==> run a <==
==> flow/design.v <==
module video_sync_generator(reset,
                            vga_clk,
                            blank_n,
                            HS,
                            VS);
input reset;
input vga_clk;
output reg blank_n;
output reg HS;
output reg VS;
parameter hori_line  = 800;                           
parameter hori_back  = 144;
parameter hori_front = 16;
parameter vert_line  = 525;
parameter vert_back  = 34;
parameter vert_front = 11;
parameter H_sync_cycle = 96;
parameter V_sync_cycle = 2;
reg [10:0] h_cnt;
reg [9:0]  v_cnt;
wire cHD,cVD,cDEN,hori_valid,vert_valid;
always@(posedge vga_clk,posedge reset)
begin
  if (reset)
  begin
     h_cnt<=11'd0;
     v_cnt<=10'd0;
  end
    else
    begin
      if (h_cnt==hori_line-1)
      begin 
         h_cnt<=11'd0;
         if (v_cnt==vert_line-1)
            v_cnt<=10'd0;
         else
            v_cnt<=v_cnt+1;
      end
      else
         h_cnt<=h_cnt+1;
    end
end
assign cHD = (h_cnt<H_sync_cycle)?1'b0:1'b1;
assign cVD = (v_cnt<V_sync_cycle)?1'b0:1'b1;
assign hori_valid = (h_cnt<(hori_line-hori_front)&& h_cnt>=hori_back)?1'b1:1'b0;
assign vert_valid = (v_cnt<(vert_line-vert_front)&& v_cnt>=vert_back)?1'b1:1'b0;
assign cDEN = hori_valid && vert_valid;
always@(posedge vga_clk)
begin
  HS<=cHD;
  VS<=cVD;
  blank_n<=cDEN;
end
endmodule
module mem_saida_seq(
    input [18:0] endereco,
    output [23:0] data_out);
wire [9:0] px = endereco % 19'd640;
wire [8:0] py = endereco / 19'd640;
wire faixa = ((py / 9'd10) % 2'd2) == 1'b1;  
reg [2:0] pixel;
always @(*) begin
    if (px < 10'd120 || px >= 10'd520)
        pixel = 3'b011;                        
    else if (px < 10'd128 || px >= 10'd512)
        pixel = faixa ? 3'b100 : 3'b111;       
    else if (px == 10'd223 || px == 10'd319 || px == 10'd414)
        pixel = 3'b111;                        
    else
        pixel = 3'b000;                        
end
assign data_out[23:16] = {8{pixel[2]}};  
assign data_out[15:8]  = {8{pixel[1]}};  
assign data_out[7:0]   = {8{pixel[0]}};  
endmodule
module draw_dynamic_cars(
input clk,
    input [18:0] addr,         
    input [23:0] bgr_data_in,
    input [5:0] CAR_WIDTH,
    input [5:0] CAR_HEIGHT,
    input [10:0] SCREEN_WIDTH,
    input [9:0] SCREEN_HEIGHT,
    input [9:0] car_user_x,
    input [8:0] CAR_USER_Y,            
    input [9:0] car2_x,               
    input [9:0] car2_y,               
    input [9:0] car3_x,               
    input [9:0] car3_y,
    input SHOW_CARS,
    output reg [23:0] bgr_data_out           
);
    wire [9:0] pixel_x = addr % SCREEN_WIDTH;
    wire [8:0] pixel_y = addr / SCREEN_WIDTH;
    always @(posedge clk) begin
		if (SHOW_CARS) begin
        	if (pixel_x >= car_user_x && pixel_x < car_user_x + CAR_WIDTH &&
            	    pixel_y >= CAR_USER_Y && pixel_y < CAR_USER_Y + CAR_HEIGHT) begin
			if (pixel_y <= (CAR_USER_Y + 1) && ((pixel_x <= (car_user_x + 4) &&
			    pixel_x >= (car_user_x + 3)) || (pixel_x <= (car_user_x + 19) && pixel_x >= (car_user_x + 18))))
				bgr_data_out = 24'hFFFFFF;
			else if ((pixel_y <= CAR_USER_Y + 10) && (pixel_y >= CAR_USER_Y + 7) && 
				(pixel_x <= car_user_x + 17) && (pixel_x >= car_user_x + 5))
				bgr_data_out = 24'hFFFFFF;
			else if ((pixel_y <= CAR_USER_Y + 29) && (pixel_y >= CAR_USER_Y + 27) && 
				(pixel_x <= car_user_x + 16) && (pixel_x >= car_user_x + 6))
				bgr_data_out = 24'hFFFFFF;
			else if (pixel_x == car_user_x + 2 || pixel_x == car_user_x + 3 ||
				 pixel_x == car_user_x + 19 || pixel_x == car_user_x + 20) begin
				if ((pixel_x == car_user_x + 2 || pixel_x == car_user_x + 20) && ((pixel_y <= CAR_USER_Y + 23)&&
				(pixel_y >= CAR_USER_Y + 13)))
				bgr_data_out = 24'hFFFFFF;
				else if ((pixel_x == car_user_x + 3 || pixel_x == car_user_x + 19) && ((pixel_y <= CAR_USER_Y + 24)&&
				(pixel_y >= CAR_USER_Y + 12)))
				bgr_data_out = 24'hFFFFFF;
				else bgr_data_out = 24'h007BFF;
			end
			else if (((pixel_y <= CAR_USER_Y + 6) && (pixel_y >= CAR_USER_Y + 3)) || 
				((pixel_y <= CAR_USER_Y + 32) && (pixel_y >= CAR_USER_Y + 29))) begin
				if (pixel_x == car_user_x || pixel_x == (car_user_x + CAR_WIDTH - 1)) 
					bgr_data_out = 24'h555555;
				else bgr_data_out = 24'h007BFF;
			end
			else if (((pixel_y == CAR_USER_Y) || (pixel_y == (CAR_USER_Y + CAR_HEIGHT - 1))) &&
    			   ((pixel_x == car_user_x) || (pixel_x == (car_user_x + CAR_WIDTH - 1)))) begin
    				bgr_data_out = 24'h000000;
			end
			else bgr_data_out = 24'h007BFF;
        	end
		else if ((pixel_y == CAR_USER_Y + 8) && (pixel_x == (car_user_x - 1) || pixel_x == (car_user_x + CAR_WIDTH))) 
			bgr_data_out = 24'h007BFF;
        	else if (pixel_x >= car2_x && pixel_x < car2_x + CAR_WIDTH &&
                	pixel_y >= car2_y && pixel_y < car2_y + CAR_HEIGHT && car2_y > 0) begin
			begin
				if (pixel_y <= (car2_y + 1) && ((pixel_x <= (car2_x + 4) &&
			    	    pixel_x >= (car2_x + 3)) || (pixel_x <= (car2_x + 19) && pixel_x >= (car2_x + 18))))
					bgr_data_out = 24'hFFFFFF;
				else if ((pixel_y <= car2_y + 10) && (pixel_y >= car2_y + 7) && 
				        (pixel_x <= car2_x + 17) && (pixel_x >= car2_x + 5))
					bgr_data_out = 24'hFFFFFF;
				else if ((pixel_y <= car2_y + 29) && (pixel_y >= car2_y + 27) && 
				        (pixel_x <= car2_x + 16) && (pixel_x >= car2_x + 6))
					bgr_data_out = 24'hFFFFFF;
				else if (pixel_x == car2_x + 2 || pixel_x == car2_x + 3 ||
				 	pixel_x == car2_x + 19 || pixel_x == car2_x + 20) begin
					if ((pixel_x == car2_x + 2 || pixel_x == car2_x + 20) && ((pixel_y <= car2_y + 23)&&
				   	   (pixel_y >= car2_y + 13)))
						bgr_data_out = 24'hFFFFFF;
					else if ((pixel_x == car2_x + 3 || pixel_x == car2_x + 19) && ((pixel_y <= car2_y + 24)&&
				        	(pixel_y >= car2_y + 12)))
						bgr_data_out = 24'hFFFFFF;
					else bgr_data_out = 24'hFF4500;
				end
				else if (((pixel_y <= car2_y + 6) && (pixel_y >= car2_y + 3)) || 
					((pixel_y <= car2_y + 32) && (pixel_y >= car2_y + 29))) begin
					if (pixel_x == car2_x || pixel_x == (car2_x + CAR_WIDTH - 1)) 
						bgr_data_out = 24'h555555;
					else bgr_data_out = 24'hFF4500;
				end
				else if (((pixel_y == car2_y) || (pixel_y == (car2_y + CAR_HEIGHT - 1))) &&
    			   		((pixel_x == car2_x) || (pixel_x == (car2_x + CAR_WIDTH - 1)))) begin
    					bgr_data_out = 24'h000000;
				end
				else bgr_data_out = 24'hFF4500;
			end
        	end
		else if ((pixel_y == car2_y + 8) && (pixel_x == (car2_x - 1) || pixel_x == (car2_x + CAR_WIDTH))) 
			bgr_data_out = 24'hFF4500;
        	else if (pixel_x >= car3_x && pixel_x < car3_x + CAR_WIDTH &&
                	pixel_y >= car3_y && pixel_y < car3_y + CAR_HEIGHT) begin
			if (pixel_y <= (car3_y + 1) && ((pixel_x <= (car3_x + 4) &&
			   pixel_x >= (car3_x + 3)) || (pixel_x <= (car3_x + 19) && pixel_x >= (car3_x + 18))))
				bgr_data_out = 24'hFFFFFF;
			else if ((pixel_y <= car3_y + 10) && (pixel_y >= car3_y + 7) && 
				(pixel_x <= car3_x + 17) && (pixel_x >= car3_x + 5))
				bgr_data_out = 24'hFFFFFF;
			else if ((pixel_y <= car3_y + 29) && (pixel_y >= car3_y + 27) && 
				(pixel_x <= car3_x + 16) && (pixel_x >= car3_x + 6))
				bgr_data_out = 24'hFFFFFF;
			else if (pixel_x == car3_x + 2 || pixel_x == car3_x + 3 ||
				 pixel_x == car3_x + 19 || pixel_x == car3_x + 20) begin
				if ((pixel_x == car3_x + 2 || pixel_x == car3_x + 20) && ((pixel_y <= car3_y + 23)&&
				  (pixel_y >= car3_y + 13)))
					bgr_data_out = 24'hFFFFFF;
				else if ((pixel_x == car3_x + 3 || pixel_x == car3_x + 19) && ((pixel_y <= car3_y + 24)&&
				        (pixel_y >= car3_y + 12)))
					bgr_data_out = 24'hFFFFFF;
				else bgr_data_out = 24'hFF4500;
			end
			else if (((pixel_y <= car3_y + 6) && (pixel_y >= car3_y + 3)) || 
				((pixel_y <= car3_y + 32) && (pixel_y >= car3_y + 29))) begin
				if (pixel_x == car3_x || pixel_x == (car3_x + CAR_WIDTH - 1)) 
					bgr_data_out = 24'h555555;
				else bgr_data_out = 24'hFF4500;
			end
			else if (((pixel_y == car3_y) || (pixel_y == (car3_y + CAR_HEIGHT - 1))) &&
    			   	((pixel_x == car3_x) || (pixel_x == (car3_x + CAR_WIDTH - 1)))) begin
    				bgr_data_out = 24'h000000;
			end
			else bgr_data_out = 24'hFF4500;
        	end
		else if ((pixel_y == car3_y + 8) && (pixel_x == (car3_x - 1) || pixel_x == (car3_x + CAR_WIDTH))) 
			bgr_data_out = 24'hFF4500;
		else bgr_data_out = bgr_data_in;
		end
		else bgr_data_out = bgr_data_in;
    end
endmodule
module enduro_video(iRST_n,
                    iVGA_CLK,
                    show_cars,
                    car_user_x,
                    car2_x,
                    car2_y,
                    car3_x,
                    car3_y,
                    oBLANK_n,
                    oHS,
                    oVS,
                    b_data,
                    g_data,
                    r_data);
input iRST_n;
input iVGA_CLK;
input show_cars;
input [9:0] car_user_x;
input [9:0] car2_x;
input [9:0] car2_y;
input [9:0] car3_x;
input [9:0] car3_y;
output reg oBLANK_n;
output reg oHS;
output reg oVS;
output [7:0] b_data;
output [7:0] g_data;
output [7:0] r_data;
wire rst;
reg [18:0] ADDR;
wire [9:0] SCREEN_HEIGHT;
wire [10:0] SCREEN_WIDTH;
wire [5:0] CAR_WIDTH, CAR_HEIGHT;
wire [8:0] CAR_USER_Y;
wire [23:0] BGR_data_out;
assign SCREEN_HEIGHT = 10'd480;
assign SCREEN_WIDTH = 11'd640;
assign CAR_WIDTH = 6'd23;
assign CAR_HEIGHT = 6'd36;
assign CAR_USER_Y = SCREEN_HEIGHT - CAR_HEIGHT;
wire [23:0] bgr_data_raw;
wire cBLANK_n,cHS,cVS;
assign rst = ~iRST_n;
video_sync_generator LTM_ins (.vga_clk(iVGA_CLK),
                              .reset(rst),
                              .blank_n(cBLANK_n),
                              .HS(cHS),
                              .VS(cVS));
always@(posedge iVGA_CLK, negedge iRST_n)
begin
  if (!iRST_n)
     ADDR<=19'd0;
  else if (cHS==1'b0 && cVS==1'b0)
     ADDR<=19'd0;
  else if (cBLANK_n==1'b1)
     ADDR<=ADDR+1;
end
    draw_dynamic_cars draw_cars(
			.clk(iVGA_CLK),
        .addr(ADDR),
        .bgr_data_in(bgr_data_raw),
        .bgr_data_out(BGR_data_out),
			.SHOW_CARS(show_cars),
        .CAR_WIDTH(CAR_WIDTH),
        .CAR_HEIGHT(CAR_HEIGHT),
        .SCREEN_WIDTH(SCREEN_WIDTH),
        .SCREEN_HEIGHT(SCREEN_HEIGHT),
			.CAR_USER_Y(CAR_USER_Y),
        .car_user_x(car_user_x),
        .car2_x(car2_x),
        .car2_y(car2_y),
        .car3_x(car3_x),
        .car3_y(car3_y)
    );
mem_saida_seq memu0 (
    .endereco(ADDR),
	.data_out(bgr_data_raw)
);
assign b_data = BGR_data_out[7:0];
assign g_data = BGR_data_out[15:8];
assign r_data = BGR_data_out[23:16];
always@(posedge iVGA_CLK)
begin
  oHS<=cHS;
  oVS<=cVS;
  oBLANK_n<=cBLANK_n;
end
endmodule
==> flow/run.sh <==
#!/bin/bash
# the make line also repeats each setting of config.mk as NAME=value (left out here)
make -C /OpenROAD-flow-scripts/flow DESIGN_CONFIG=/design/flow/config.mk WORK_HOME=/design/flow/orfs CLKGATE_MAP_FILE= finish
==> flow/config.mk <==
export PLATFORM = sky130hd
export DESIGN_NAME = enduro_video
export DESIGN_NICKNAME = enduro_video
export VERILOG_FILES = /design/flow/design.v
export SDC_FILE = /design/flow/constraint.sdc
export NUM_CORES = 4
export LEC_CHECK = 0
export CAP_MARGIN = 5
export CORE_MARGIN = 2
export CORE_UTILIZATION = 72
export CTS_CLUSTER_DIAMETER = 26
export CTS_CLUSTER_SIZE = 80
export PLACE_DENSITY = 0.35
export SETUP_SLACK_MARGIN = 1.65
export SLEW_MARGIN = 40
==> flow/constraint.sdc <==
create_clock -name core_clock -period 7.29 [get_ports {iVGA_CLK}]
set_input_delay 1.4580 -clock core_clock [delete_from_list [all_inputs] [get_ports {iVGA_CLK}]]
set_output_delay 1.4580 -clock core_clock [all_outputs]
set_load 0.01 [all_outputs]
==> inputs of run b, as changes to run a <==
- CTS_CLUSTER_SIZE: 80 -> 41
- HOLD_SLACK_MARGIN: default -> -0.04
- MAX_ROUTING_LAYER: default -> met4
- PLACE_DENSITY: 0.35 -> default
- SETUP_SLACK_MARGIN: 1.65 -> 0.82
- SLEW_MARGIN: 40 -> 35
==> flow/constraint.sdc (replaced) <==
create_clock -name core_clock -period 6.32 [get_ports {iVGA_CLK}]
set_input_delay 1.2640 -clock core_clock [delete_from_list [all_inputs] [get_ports {iVGA_CLK}]]
set_output_delay 1.2640 -clock core_clock [all_outputs]
set_load 0.01 [all_outputs]
==> inputs of run c, as changes to run a <==
- CAP_MARGIN: 5 -> 15
- CTS_CLUSTER_DIAMETER: 26 -> 30
- CTS_CLUSTER_SIZE: 80 -> default
- HOLD_SLACK_MARGIN: default -> -0.1
- PLACE_DENSITY: 0.35 -> 0.66
- SETUP_SLACK_MARGIN: 1.65 -> 1.79
- SLEW_MARGIN: 40 -> 20
==> flow/constraint.sdc (replaced) <==
create_clock -name core_clock -period 6.15 [get_ports {iVGA_CLK}]
set_input_delay 1.2300 -clock core_clock [delete_from_list [all_inputs] [get_ports {iVGA_CLK}]]
set_output_delay 1.2300 -clock core_clock [all_outputs]
set_load 0.01 [all_outputs]
==> inputs of run d, as changes to run a <==
- CAP_MARGIN: 5 -> 20
- CORE_UTILIZATION: 72 -> 69
- CTS_CLUSTER_DIAMETER: 26 -> default
- CTS_CLUSTER_SIZE: 80 -> 99
- PLACE_DENSITY: 0.35 -> default
- SETUP_SLACK_MARGIN: 1.65 -> default
- SLEW_MARGIN: 40 -> 20
==> flow/constraint.sdc (replaced) <==
create_clock -name core_clock -period 13.3 [get_ports {iVGA_CLK}]
set_input_delay 2.6600 -clock core_clock [delete_from_list [all_inputs] [get_ports {iVGA_CLK}]]
set_output_delay 2.6600 -clock core_clock [all_outputs]
set_load 0.01 [all_outputs]
==> results <==
Run c completed, yet does not pass: negative setup slack. Run d completed without violations. Run a went through all stages and came out clean. Run b completed and failed the layout checks on negative setup slack.
In flip-flop count, run b and run d do not differ.
The highest via count belongs to run b, the lowest to run d.
In run b the clock power is larger than in run d, by about 100%.
Utilization: run d < run a < run b < run c.
Between run d and run a, the lower routed wire length is in run d (gap about 8%, measured against run a).
Worst hold slack: run b < run c < run a < run d.
Combinational power: run d < run a < run b < run c.
Synthesized area is the same in run b and run c.
In run a the global-route usage is lower than in run c, by 0.74 points.
==> figures <==
# nets final: run c 4323; run d 3978; run a 4145; run b 4305
Worst-skew pair later-pin latency: run c 0.32 ns; run d 0.31 ns; run a 0.32 ns; run b 0.32 ns
Number of global-route vias before repair: run c 28500; run d 25800; run a 28200; run b 28400
Placer Congestion: run c 1.11; run d 1.06; run a 1.05; run b 1.12
Post CTS Setup Buffer Count: run c 29; run d 0; run a 80; run b 34
Fraction of area in non-clock buffers: run c 12.8%; run d 4.05%; run a 8.43%; run b 12.2%
Outcome: run c finished with violations; run d complete, no violations; run a complete, no violations; run b finished with violations
Layout check failures: run c negative setup slack; run d -; run a -; run b negative setup slack
Number of multi-input combinational cells in the layout: run c 3050; run d 3049; run a 3049; run b 3050
CP max stage cell: run c sky130_fd_sc_hd__dfrtp_2; run d sky130_fd_sc_hd__o21ai_2; run a sky130_fd_sc_hd__dfrtp_2; run b sky130_fd_sc_hd__o31ai_2
Post-route setup slack: run c -0.576 ns; run d 4.94 ns; run a 0.686 ns; run b -0.417 ns
Total area of sequential cells: run c 1270 µm²; run d 1270 µm²; run a 1270 µm²; run b 1270 µm²
Width of the die: run c 192 µm; run d 197 µm; run a 192 µm; run b 192 µm
Logic share of the area: run c 78.5%; run d 86.0%; run a 82.4%; run b 79.0%
Routed length per placed instance: run c 23.0 µm; run d 22.5 µm; run a 23.4 µm; run b 23.6 µm
Die Y: run c 192 µm; run d 197 µm; run a 192 µm; run b 192 µm
Total power of the final layout: run c 1920 µW; run d 847 µW; run a 1570 µW; run b 1860 µW
Area Overhead vs Synth: run c 18.5%; run d 4.27%; run a 12.8%; run b 17.9%
Number of logged tool warnings: run c 122; run d 119; run a 122; run b 122
Top routing layer used: run c met5; run d met4; run a met5; run b met4
Power is estimated from default activity; no workload was simulated.
